Setup of job 5033:
// breakout
module breakout(
    input logic clk,
    input logic right,
    input logic left,
    input logic reset,
    output logic [2:0] red,
    output logic [2:0] green,
    output logic [2:0] blue,
    output logic hsync,
    output logic vsync
    );
export LEC_CHECK = 0
export ABC_AREA = 1
export CAP_MARGIN = 20
export CORE_MARGIN = 2
export CORE_UTILIZATION = 71
export CTS_CLUSTER_DIAMETER = 350
export MIN_ROUTING_LAYER = met1
export PLACE_DENSITY_LB_ADDON = 0.07
export SLEW_MARGIN = 20
export TNS_END_PERCENT = 35
create_clock -name core_clock -period 3.9 [get_ports {clk}]
run.sh (not shown) runs the stock make flow with config.mk's settings and CLKGATE_MAP_FILE=.
The flow for job 5033 finished, though final verification flagged setup timing.
What job 8591 does differently from job 5033 at the input level:
- CORE_UTILIZATION now 40, was 71
- TNS_END_PERCENT no longer set, was 35
- MIN_ROUTING_LAYER no longer set, was met1
- CTS_CLUSTER_DIAMETER no longer set, was 350
- ABC_AREA no longer set, was 1
- PLACE_DENSITY_LB_ADDON no longer set, was 0.07
- the clock period (ns, I/O delays scaled along) now 8.0, was 3.9
Job 8591 did not stop at any stage, and its layout met the timing, DRC and antenna checks.
In the final design statistics, job 8591 uses fewer standard cells in total than job 5033.
In the metrics for job 8591 and job 5033, the one carrying the lower total net switching power is job 8591.
Clock share of power: job 8591 vs job 5033 up 2.1 points
Relative to job 5033, worst setup slack has gone up in job 8591.
Total power consumption of the routed design (job 8591 over job 5033): decrease, 52%
Against job 5033, job 8591 comes in 3.8 points lower on share of power burned in combinational logic.
Here is what was changed in the inputs of job 8762 compared with job 8591.
- putting ABC_AREA at 1 where nothing was set
- putting CTS_CLUSTER_SIZE at 100 where nothing was set
- swapping 40 for 59 in CORE_UTILIZATION
- putting TNS_END_PERCENT at 10 where nothing was set
- putting SETUP_SLACK_MARGIN at 1.94 where nothing was set
- putting CTS_CLUSTER_DIAMETER at 188 where nothing was set
Results
- Every run in the comparison, job 8762 and job 8591, completed the flow with a clean layout.
- Job 8762 reports its launching element of the worst setup path as signal_generator_inst.vc[5] while job 8591 reports game_inst.paddlePosition[2].
- Sort job 8762 and job 8591 by clock group total power, descending, and job 8591 comes first.
- The setup slack after layout reported for job 8762 is greater than that of job 8591 by 550 ps.
- Portion of the clock cycle consumed by the worst path in the final layout in job 8762 is 6.8 points below job 8591.
- Job 8762 vs. job 8591: synthesized area now sits higher, relative slew slack now sits lower, wire length now sits higher.
Modified inputs, job 105 compared to job 8762
- CORE_UTILIZATION: 59 -> 71
- SETUP_SLACK_MARGIN: 1.94 -> unset
- CTS_CLUSTER_DIAMETER: 188 -> unset
- TNS_END_PERCENT: 10 -> unset
- CTS_CLUSTER_SIZE: 100 -> unset
- the clock period (ns, I/O delays scaled along): 8.0 -> 6.5
--- outcome ---
Of job 8762 and job 105, the higher die size belongs to job 8762.
Core utilization at floorplan for job 105: 13 points up relative to job 8762
Diff job 8762..job 105 | hold slack | negligible


Setup of v40:
breakout again, from the RTL that the note above started with.
==> flow/config.mk <==
export PLATFORM = sky130hd
export DESIGN_NAME = breakout
export DESIGN_NICKNAME = breakout
export VERILOG_FILES = /design/flow/design.v
export SDC_FILE = /design/flow/constraint.sdc
export NUM_CORES = 4
export LEC_CHECK = 0
export CAP_MARGIN = 20
export CORE_MARGIN = 2
export CORE_UTILIZATION = 24
export CTS_CLUSTER_DIAMETER = 251
export CTS_CLUSTER_SIZE = 99
export MIN_ROUTING_LAYER = met1
export PLACE_DENSITY = 0.87
export SLEW_MARGIN = 20
export TNS_END_PERCENT = 35
==> flow/constraint.sdc <==
create_clock -name core_clock -period 8.29 [get_ports {clk}]
set_input_delay 1.6580 -clock core_clock [delete_from_list [all_inputs] [get_ports {clk}]]
set_output_delay 1.6580 -clock core_clock [all_outputs]
set_load 0.01 [all_outputs]
Modified inputs, v17 compared to v40
# v40
export LEC_CHECK = 0
export CAP_MARGIN = 20
export CORE_MARGIN = 2
export CORE_UTILIZATION = 24
export CTS_CLUSTER_DIAMETER = 251
export CTS_CLUSTER_SIZE = 99
export MIN_ROUTING_LAYER = met1
export PLACE_DENSITY = 0.87
export SLEW_MARGIN = 20
export TNS_END_PERCENT = 35
create_clock -name core_clock -period 8.29 [get_ports {clk}]
# v17
export LEC_CHECK = 0
export ABC_AREA = 1
export CAP_MARGIN = 20
export CORE_MARGIN = 7
export CORE_UTILIZATION = 66
export CTS_CLUSTER_DIAMETER = 251
export CTS_CLUSTER_SIZE = 99
export MIN_ROUTING_LAYER = met1
export PLACE_DENSITY_LB_ADDON = 0.3
export SLEW_MARGIN = 20
export TNS_END_PERCENT = 5
create_clock -name core_clock -period 8.29 [get_ports {clk}]
## What came out
Comparing v40 and v17, the lower final standard cell count with taps included and fillers excluded is on v40. v17 vs v40, setup slack of the most critical reg-to-reg path went down by 0.46 ns. Measured against v17, the combinational cell area excluding buffers and inverters of v40 comes out at 0.904 times the reference value. Going from v40 to v17, register fraction of the total cell area moved down, routed length on met3 went up by 31%, critical path depth +5, setup slack up 0.42 ns, cell count in the Yosys report shows an increase of about 44%. Area of all placed cells without fillers for v17 is higher than for v40.
Setup changes, v17 to v56
# v17
export LEC_CHECK = 0
export ABC_AREA = 1
export CAP_MARGIN = 20
export CORE_MARGIN = 7
export CORE_UTILIZATION = 66
export CTS_CLUSTER_DIAMETER = 251
export CTS_CLUSTER_SIZE = 99
export MIN_ROUTING_LAYER = met1
export PLACE_DENSITY_LB_ADDON = 0.3
export SLEW_MARGIN = 20
export TNS_END_PERCENT = 5
create_clock -name core_clock -period 8.29 [get_ports {clk}]
# v56
export LEC_CHECK = 0
export ABC_AREA = 1
export CAP_MARGIN = 20
export CORE_MARGIN = 2
export CORE_UTILIZATION = 65
export SLEW_MARGIN = 20
create_clock -name core_clock -period 4.68 [get_ports {clk}]
Findings:
Both conditions hold for v56: the flow ran to the end and the final layout passed the timing, DRC and antenna checks. Diff v17 -> v56: total wirelength of the detailed-routed design up 2.1%; setup slack of the worst register-to-register path down 2.91 ns. | cell count | lower: v17 |. v56 -> v17: combinational gate count delta 0, exact match. v17 and v56 ended up with roughly the same number of inserted filler cells in the final layout.
What v13 does differently from v56 at the input level:
# v56
export LEC_CHECK = 0
export ABC_AREA = 1
export CAP_MARGIN = 20
export CORE_MARGIN = 2
export CORE_UTILIZATION = 65
export SLEW_MARGIN = 20
create_clock -name core_clock -period 4.68 [get_ports {clk}]
# v13
export LEC_CHECK = 0
export ABC_AREA = 1
export CAP_MARGIN = 20
export CORE_MARGIN = 2
export CORE_UTILIZATION = 40
export CTS_CLUSTER_DIAMETER = 291
export MAX_ROUTING_LAYER = met4
export SLEW_MARGIN = 20
create_clock -name core_clock -period 8.0 [get_ports {clk}]
==> results <==
- v13 went all the way through synthesis, placement and routing and the layout is clean on timing, DRC and antenna.
- Going from v56 to v13, via density per instance shrinks by 10%.
- Of v56 and v13, the lower die boundary height belongs to v56.
- Non-clock buffer count for v13 is lower than for v56.
- From v56 to v13 the numbers moved as follows: fraction of registers with async set or reset after synthesis level, worst setup slack moved up, number of instances resized during post-cts repair moved down, sequential share of layout area level.
Setup changes, v13 to v45
# v13
export LEC_CHECK = 0
export ABC_AREA = 1
export CAP_MARGIN = 20
export CORE_MARGIN = 2
export CORE_UTILIZATION = 40
export CTS_CLUSTER_DIAMETER = 291
export MAX_ROUTING_LAYER = met4
export SLEW_MARGIN = 20
create_clock -name core_clock -period 8.0 [get_ports {clk}]
# v45
export LEC_CHECK = 0
export ABC_AREA = 1
export CAP_MARGIN = 20
export CELL_PAD_IN_SITES_DETAIL_PLACEMENT = 1
export CORE_MARGIN = 2
export CORE_UTILIZATION = 40
export CTS_CLUSTER_DIAMETER = 291
export GPL_ROUTABILITY_DRIVEN = 0
export HOLD_SLACK_MARGIN = 0.23
export MAX_ROUTING_LAYER = met4
export SLEW_MARGIN = 20
create_clock -name core_clock -period 8.0 [get_ports {clk}]
- Achievable clock frequency was higher in v13 than in v45.
- Met1 global-route usage delta for v45 relative to v13: 1.2 points higher
- v45 has time the worst path needs with I/O delays and setup above what v13 had.
- Going from v13 to v45, final design instance area without fill now sits at about the same level, total length of routed wires now sits higher, standby leakage power now sits at about the same level, combinational cell area excluding buffers and inverters now sits at about the same level, wire length on met1 now sits higher.
- Die width came out exactly the same in v45 and v13.
- Reported for v45 and v13, die size turned out identical to the last digit.
Power is estimated from default activity; no workload was simulated.
